Design system, start of the top module:
module system
  #(parameter WIDTH = 24)
   (input aclk,
    input aresetn,
    input [WIDTH-1:0] s_axis_tdata,
    input s_axis_tvalid,
    output s_axis_tready,
    input s_axis_tlast,
    input [3:0] s_axis_tuser,
    output [2*WIDTH-1:0] m_axis_tdata,
    output m_axis_tvalid,
    input m_axis_tready,
    output m_axis_tlast,
    output [3:0] m_axis_tuser);
Size: roughly 610 cells after synthesis, about 97 flip-flops, about 88 I/O pins, ~6100 um2 of cells after synthesis.
Settings: LEC_CHECK=0, CAP_MARGIN=20, CORE_ASPECT_RATIO=0.5, CORE_MARGIN=5, CORE_UTILIZATION=56, CTS_CLUSTER_DIAMETER=287, CTS_CLUSTER_SIZE=87, PLACE_DENSITY=0.35, SLEW_MARGIN=20, TNS_END_PERCENT=15; clock period 4.0 ns.
run.sh (not shown) runs the stock make flow with config.mk's settings and CLKGATE_MAP_FILE=.
Next try:
- CAP_MARGIN: 20 -> 40
- CORE_MARGIN: 5 -> 2
- SETUP_SLACK_MARGIN: default -> 1.05
The new run ran to the end with no violations.
Via count came out lower by 0.42%.
Sequential power hardly moves.
Design area came out higher by 0.67%.
Total power came out higher by 3.1%.

---

system again, from the RTL that the note above started with.
clock: 4.0 ns
lec_check: 0
cap_margin: 0
core_margin: 6
core_utilization: 56
cts_cluster_diameter: 287
cts_cluster_size: 87
place_density: 0.35
setup_slack_margin: -0.4
slew_margin: 20
tns_end_percent: 15
The starting point went through all stages and came out clean.
Edit:
CAP_MARGIN = 15   (was 0)
CELL_PAD_IN_SITES_DETAIL_PLACEMENT = 2   (was unset)
CORE_MARGIN = 2   (was 6)
CORE_UTILIZATION = 40   (was 56)
CTS_CLUSTER_DIAMETER = unset   (was 287)
CTS_CLUSTER_SIZE = unset   (was 87)
PLACE_DENSITY = unset   (was 0.35)
SETUP_SLACK_MARGIN = unset   (was -0.4)
TNS_END_PERCENT = unset   (was 15)
=> Global-route usage grows by 2.9 points. Final area rose by 2.1%. Worst setup slack gains 0.0044 ns. Hold slack gets better by 0.012 ns. Maximum frequency stays flat. Non-clock buffer count falls by 1. Power goes up by 10%. Count of clock-buffer cells in the layout grows by 1.
Edit:
CAP_MARGIN = 0   (was 15)
CELL_PAD_IN_SITES_DETAIL_PLACEMENT = unset   (was 2)
CORE_UTILIZATION = 72   (was 40)
clock period = 1.67 ns   (was 4.0 ns; I/O delays follow)
Outcome: The new run never finished: it broke off in clock tree synthesis (4_1_cts) (DPL-0038); synthesized area does not change; synthesized cell count stays the same; die size came out lower by well over a third.
Edit:
CAP_MARGIN = 20   (was 0)
CORE_UTILIZATION = 40   (was 72)
clock period = 2.78 ns   (was 1.67 ns; I/O delays follow)
This time the run went through all stages and came out clean.
Area after synthesis does not change.
Die area is higher by about 80%.
Synthesized cell count stays the same.

---

Setup of run 1:
Starting RTL as in the previous note.
// system
module system
  #(parameter WIDTH = 24)
   (input aclk,
    input aresetn,
    input [WIDTH-1:0] s_axis_tdata,
    input s_axis_tvalid,
    output s_axis_tready,
    input s_axis_tlast,
    input [3:0] s_axis_tuser,
    output [2*WIDTH-1:0] m_axis_tdata,
    output m_axis_tvalid,
    input m_axis_tready,
    output m_axis_tlast,
    output [3:0] m_axis_tuser);
clock: 1.52 ns
lec_check: 0
abc_area: 1
cap_margin: 20
core_aspect_ratio: 0.5
core_margin: 2
core_utilization: 72
cts_cluster_diameter: 400
cts_cluster_size: 97
place_density: 0.38
setup_slack_margin: 0.13
slew_margin: 20
tns_end_percent: 10
FAIL run 1 @ detailed placement: tool exited with error
> inputs changed (run 1 -> run 2)
Settings: CTS_CLUSTER_DIAMETER removed (was 400); SETUP_SLACK_MARGIN removed (was 0.13); TNS_END_PERCENT removed (was 10); CTS_CLUSTER_SIZE changed from 97 to 98; PLACE_DENSITY removed (was 0.38); CORE_ASPECT_RATIO removed (was 0.5); the clock period (ns, I/O delays scaled along) changed from 1.52 to 2.42.
[summary]
Run 2 completed every stage of the flow, and the final layout passed the timing, DRC and antenna checks. On sequential area share after synthesis, run 2 tracks run 1 almost exactly. Comparing run 2 against run 1, there is no change at all in area figure in the yosys stat output. Re post-synth tally of flip-flops with integrated enable: no difference whatsoever between run 2 and run 1. From run 2 to run 1, I/O pin count did not move at all. Between run 1 and run 2, the tally of buffers added on design ports figures differ only marginally. On run 2: die area is 0.48% lower than what run 1 gave. Summary of the comparison: horizontal extent of the die is lower in run 2, relative to run 1. In run 2, the y dimension of the die came out about 40% above the value in run 1. Run 2 vs. run 1: core region area went up; effective utilization at floorplan has decreased.
The inputs of run 3 differ from those of run 2 as listed below.
Settings: putting HOLD_SLACK_MARGIN at -0.1 where nothing was set; putting CTS_CLUSTER_DIAMETER at 371 where nothing was set; swapping 20 for 15 in CAP_MARGIN; swapping 2.42 for 1.89 in the clock period (ns, I/O delays scaled along).
## What came out
- When the final numbers for run 2 and run 3 were put side by side, the wire length turned out to be smaller in run 2.
- Vias: run 3 above run 2
- Apart from run 3, each of run 2 and run 3 ends the flow with a layout that passes the timing, DRC and antenna checks.
- No crash in run 3: every stage finished, but the layout fails its final checks due to negative setup slack.
- As far as flop count goes, run 2 and run 3 are indistinguishable; the numbers are identical.
- [run 3] largest fanout on the critical path fell 15 relative to run 2
- Compared with run 2, in run 3 flop share of the area dropped 0.73 points, cell area after layout climbed 270 um2, depth of the critical timing path with buffers and inverters included climbed 1.
## Diff of input files: run 4 against run 3
Settings: removing CTS_CLUSTER_DIAMETER (formerly 371); removing HOLD_SLACK_MARGIN (formerly -0.1); removing CTS_CLUSTER_SIZE (formerly 98); removing ABC_AREA (formerly 1); changing CORE_UTILIZATION from 72 to 40; changing CAP_MARGIN from 15 to 20; changing the clock period (ns, I/O delays scaled along) from 1.89 to 4.0.
==> results <==
Run 4 finished every step from synthesis to the final layout, and the layout passed the timing, DRC and antenna checks.
Measured against run 4, the layout multi-input combinational cell count of run 3 comes out at 1.5 times the reference value.
Summary: with run 3 as the reference, post-synth area from yosys stat in run 4 moved down slightly.
Share of power burned in combinational logic on run 4 is down relative to run 3.
Against run 3, run 4 comes in 25 lower on number of buffers other than clock buffers in the final layout.
Power is estimated from default activity; no workload was simulated.
